## JK
Design fp_mul, start of the top module:
module fp_mul(clk, op1, op2, result, under, over);
input wire clk;
input wire [15:0] op1, op2;
output reg [15:0] result;
output reg under, over;
reg [15:0] op1reg, op2reg;
wire [21:0] signew;
wire [4:0] expnew;
wire signnew;
wire [15:0] fp_result;
wire fp_under, fp_over;
always @(posedge clk)
begin
	op1reg <= op1;
	op2reg <= op2;
	result <= fp_result;
	under <= fp_under;
	over <= fp_over;
end
fp1 stage1(.sig1(op1reg[10:0]), .sig2(op2reg[10:0]), .exp1(op1reg[14:11]), .exp2(op2reg[14:11]),
	.sign1(op1reg[15]), .sign2(op2reg[15]), .signew(signew), .expnew(expnew), .signnew(signnew));
fp2 stage2(.sig(signew), .exp(expnew), .sign(signnew), .fp_result(fp_result), .under(fp_under), .over(fp_over));
endmodule
Size: about 750 cells after synthesis, ~51 I/O pins.
==> flow/config.mk <==
export PLATFORM = sky130hd
export DESIGN_NAME = fp_mul
export DESIGN_NICKNAME = fp_mul
export VERILOG_FILES = /design/flow/design.v
export SDC_FILE = /design/flow/constraint.sdc
export NUM_CORES = 4
export LEC_CHECK = 0
export ABC_AREA = 1
export CAP_MARGIN = 20
export CELL_PAD_IN_SITES_DETAIL_PLACEMENT = 0
export CORE_ASPECT_RATIO = 0.83
export CORE_MARGIN = 2
export CORE_UTILIZATION = 68
export CTS_CLUSTER_DIAMETER = 43
export CTS_CLUSTER_SIZE = 75
export HOLD_SLACK_MARGIN = -0.1
export SLEW_MARGIN = 35
export TNS_END_PERCENT = 70
==> flow/constraint.sdc <==
create_clock -name core_clock -period 4.93 [get_ports {clk}]
set_input_delay 0.9860 -clock core_clock [delete_from_list [all_inputs] [get_ports {clk}]]
set_output_delay 0.9860 -clock core_clock [all_outputs]
set_load 0.01 [all_outputs]
run.sh (not shown) runs the stock make flow with config.mk's settings and CLKGATE_MAP_FILE=.
JK | status: complete | timing, DRC, antenna: pass
## Diff of input files: MS against JK
Settings: changing CORE_UTILIZATION from 68 to 40; removing CTS_CLUSTER_SIZE (formerly 75); removing CTS_CLUSTER_DIAMETER (formerly 43); removing HOLD_SLACK_MARGIN (formerly -0.1); removing CORE_ASPECT_RATIO (formerly 0.83); removing CELL_PAD_IN_SITES_DETAIL_PLACEMENT (formerly 0); removing ABC_AREA (formerly 1); changing SLEW_MARGIN from 35 to 20; removing TNS_END_PERCENT (formerly 70); changing the clock period (ns, I/O delays scaled along) from 4.93 to 5.3.
Results
Of the two values seen for launching instance or port of the critical path, op2reg[5] was produced by MS and op2reg[4] by JK. JK → MS: worst-case setup margin in the final layout went up, area overhead of the layout relative to synthesis went up 4.2 points, met1 wire length went down by 4.3%, register-to-register slack increased by 0.04 ns relative to the old numbers, utilization now sits lower. Total power consumption of the routed design is higher on JK.
Input-level comparison between AL and MS:
Settings: CORE_UTILIZATION now 71, was 40; ABC_AREA now 1, previously not set; the clock period (ns, I/O delays scaled along) now 1.59, was 5.3.
- Instance count of the mapped netlist ends up higher on AL.
- The final reports for AL and MS show AND-OR/OR-AND share of the synthesized area lower in the former.
- Sort MS and AL by xor and xnor fraction of the mapped netlist area, ascending, and AL comes first.
- Per the comparison of AL with MS, area fraction in and, or, nand and nor cells after synthesis rose by 4.8 points; initial cell density of the core saw an increase.
- AL got as far as 4_1_cts, where a tool error ended the run.

* * *

v46:
The RTL this note starts from:
==> flow/design.v <==
module fp1(sig1, sig2, exp1, exp2, sign1, sign2, signew, expnew, signnew);
input wire [10:0] sig1, sig2; 
input wire [3:0] exp1, exp2;
input wire sign1, sign2;
output wire [21:0] signew;
output wire [4:0] expnew;
output wire signnew;
assign expnew = exp1 + exp2 - 3'b111;
assign signew = sig1 * sig2;
assign signnew = sign1 ^ sign2;
endmodule
module fp2(sig, exp, sign, fp_result, under, over);
input wire [21:0] sig;
input wire [4:0] exp;
input wire sign;
output wire [15:0] fp_result;
output wire under, over;
reg [21:0] tempsig;
reg [4:0] tempexp;
reg underflow;
reg overflow;
always @(*)
begin
	if(sig[20]==1'b0)
		begin
			tempsig = sig >> 1;
			tempexp = exp + 1'b1;
		end
	else 
		begin
			tempsig = sig;
			tempexp = exp;
		end
	if (tempexp > 5'd24) underflow = 1'b1;
	else underflow = 1'b0;
	if (tempexp[4]==1) overflow = 1'b1;
	else overflow =1'b0;
end
assign fp_result = {sign, tempexp[3:0], tempsig[19:9] };
assign under = underflow;
assign over = overflow;
endmodule
module fp_mul(clk, op1, op2, result, under, over);
input wire clk;
input wire [15:0] op1, op2;
output reg [15:0] result;
output reg under, over;
reg [15:0] op1reg, op2reg;
wire [21:0] signew;
wire [4:0] expnew;
wire signnew;
wire [15:0] fp_result;
wire fp_under, fp_over;
always @(posedge clk)
begin
	op1reg <= op1;
	op2reg <= op2;
	result <= fp_result;
	under <= fp_under;
	over <= fp_over;
end
fp1 stage1(.sig1(op1reg[10:0]), .sig2(op2reg[10:0]), .exp1(op1reg[14:11]), .exp2(op2reg[14:11]),
	.sign1(op1reg[15]), .sign2(op2reg[15]), .signew(signew), .expnew(expnew), .signnew(signnew));
fp2 stage2(.sig(signew), .exp(expnew), .sign(signnew), .fp_result(fp_result), .under(fp_under), .over(fp_over));
endmodule
==> flow/config.mk <==
export PLATFORM = sky130hd
export DESIGN_NAME = fp_mul
export DESIGN_NICKNAME = fp_mul
export VERILOG_FILES = /design/flow/design.v
export SDC_FILE = /design/flow/constraint.sdc
export NUM_CORES = 4
export LEC_CHECK = 0
export CAP_MARGIN = 20
export CELL_PAD_IN_SITES_DETAIL_PLACEMENT = 1
export CELL_PAD_IN_SITES_GLOBAL_PLACEMENT = 2
export CORE_ASPECT_RATIO = 0.89
export CORE_MARGIN = 6
export CORE_UTILIZATION = 59
export GPL_TIMING_DRIVEN = 0
export MAX_ROUTING_LAYER = met5
export MIN_ROUTING_LAYER = met2
export PLACE_DENSITY = 0.55
export SETUP_SLACK_MARGIN = 0.26
export SLEW_MARGIN = 20
export TNS_END_PERCENT = 95
==> flow/constraint.sdc <==
create_clock -name core_clock -period 7.58 [get_ports {clk}]
set_input_delay 1.5160 -clock core_clock [delete_from_list [all_inputs] [get_ports {clk}]]
set_output_delay 1.5160 -clock core_clock [all_outputs]
set_load 0.01 [all_outputs]
v46 did not finish; a tool error ended it in 3_1_place_gp_skip_io.
diff inputs: v46 => v43
- a change of CORE_MARGIN from 6 to 2
- an added ABC_AREA of 1
- a deleted MAX_ROUTING_LAYER that had been met5
- a deleted CELL_PAD_IN_SITES_GLOBAL_PLACEMENT that had been 2
- a deleted PLACE_DENSITY that had been 0.55
- a change of CORE_UTILIZATION from 59 to 72
- a deleted MIN_ROUTING_LAYER that had been met2
- a deleted CELL_PAD_IN_SITES_DETAIL_PLACEMENT that had been 1
- a deleted CORE_ASPECT_RATIO that had been 0.89
- a deleted TNS_END_PERCENT that had been 95
- a deleted SETUP_SLACK_MARGIN that had been 0.26
- a deleted GPL_TIMING_DRIVEN that had been 0
- an added CTS_CLUSTER_SIZE of 100
- a change of the clock period (ns, I/O delays scaled along) from 7.58 to 4.82
==> results <==
v43 finished every stage; the final checks, however, were not passed, the failures being negative setup slack.
As the logs show, v46 stopped at 3_1_place_gp_skip_io after a tool error, so it never reached the end of the flow.
Against v46, v43 reports a average cell area after synthesis that is lower.
On die width: between v46 and v43, it ends up higher for v46.
Relative to v46, area after synthesis has increased by 360 µm² in v43.
Going from v46 to v43, sequential-to-total area share from yosys stat lost 1.2 points, number of cells in Yosys stat picked up an extra about 32%, count of unique library cells instantiated by Yosys lost 36%, synthesized cell count picked up an extra 32%.
Diff v46 -> v43 | total die size | decrease of 25%
Re number of storage elements in the synthesis netlist: no difference whatsoever between v43 and v46.
v43 — standard cell core area 11% lower, v46 as reference
Input changes introduced in v20 (baseline for comparison: v43):
- CORE_UTILIZATION: 72 -> 68
- CTS_CLUSTER_SIZE: 100 -> 74
- SETUP_SLACK_MARGIN: unset -> -0.06
- HOLD_SLACK_MARGIN: unset -> -0.09
- the clock period (ns, I/O delays scaled along): 4.82 -> 5.01
[summary]
v20 vs v43: area growth from synthesis to layout down
Sort v20 and v43 by die boundary height asc -> top: v43
Looking only at die area, and setting everything else aside, the higher value of v20 and v43 goes to v20.
v20 has completed all stages; timing, DRC and antenna checks passed.
Compared with v43, v20 shows final critical path time including I/O delays and setup higher by 0.0069 ns.
A first element of the critical path of op1reg[8]$_DFF_P_ is what v43 shows, while op2reg[2]$_DFF_P_ belongs to v20.
--- input diff v20..v11 ---
- ABC_AREA: 1 -> unset
- SETUP_SLACK_MARGIN: -0.06 -> 1.02
- CORE_UTILIZATION: 68 -> 58
- HOLD_SLACK_MARGIN: -0.09 -> unset
- CTS_CLUSTER_SIZE: 74 -> unset
- the clock period (ns, I/O delays scaled along): 5.01 -> 3.9
--- outcome ---
- Although it ran to completion, v11 produced a layout that fails the final checks because of negative setup slack.
- In the metrics for v11 and v20, the one carrying the higher wire length of the first global-routing pass is v20.
- [v11 vs v20] first-iteration DRC count: lower in v11
- From v20 to v11 the numbers moved as follows: share of synthesized area spent on multiplexers increased 1.0 points; worst path required time decreased 1.09 ns; standard cell core area increased about 11%; net switching power figure increased about 26%.
- Count of input and output buffers came out exactly the same in v11 and v20.
- [compare] base=v20 new=v11: total wirelength of the detailed-routed design -870 µm, total negative setup slack has decreased.
Here is what was changed in the inputs of v47 compared with v11.
- ABC_AREA now 1, previously not set
- SETUP_SLACK_MARGIN no longer set, was 1.02
- CTS_CLUSTER_DIAMETER now 199, previously not set
- CTS_CLUSTER_SIZE now 35, previously not set
- CORE_UTILIZATION now 71, was 58
- the clock period (ns, I/O delays scaled along) now 4.96, was 3.9
- v47 reached the end of the flow, and the finished layout is clean on the timing, design-rule and antenna checks.
- [v47 vs v11] total power density per cell area: lower in v47
- Maximum number of pins on one net before global-route repair: v47 vs v11 up 1
- On v47: weighted congestion at the end of routability-driven global placement is 13% higher than what v11 gave.
- Placed instance area (v47 vs. v11) decreases by a few percent
- Per the comparison of v47 with v11, number of antenna-violating nets in the routed design closely matched the old numbers, summed standard-cell area reported by yosys increased by about 7% relative to the old numbers.
- On v47: overall chip area is about 12% lower than what v11 gave.
#### Input delta (v24 over v47)
- removing ABC_AREA (formerly 1)
- changing CORE_UTILIZATION from 71 to 70
- changing CTS_CLUSTER_SIZE from 35 to 22
- setting SETUP_SLACK_MARGIN to -0.11 for the first time
- removing CTS_CLUSTER_DIAMETER (formerly 199)
- changing the clock period (ns, I/O delays scaled along) from 4.96 to 3.9
Relative to v47, synthesized-area fraction occupied by xor and xnor cells has increased by 0.94 points in v24.
Compared with v47, v24 shows a simple-gate area share of the yosys netlist that is 4.8 points lower.
v24: instance area at placement higher than v47
Note that the synthesized cell count recorded for v24 amounts to 0.76 times the value seen in v47.
Compared with v47, v24 shows a lower number of rows created at floorplan.
v47 has a higher post-synth area from yosys stat than v24.
From v47 to v24 the numbers moved as follows: mux cell area share after synthesis up 1.0 points, initial cell density of the core has decreased, mapped cell area down 360 µm², share of synthesized cell area in and-or and or-and compound cells went up 4.4 points.
The die of v24 is smaller than the one used in v47.
The flow ended early for v24: it failed with a tool error in 5_1_grt.
Power figures rest on the tool's default switching activity, not on a simulated workload.
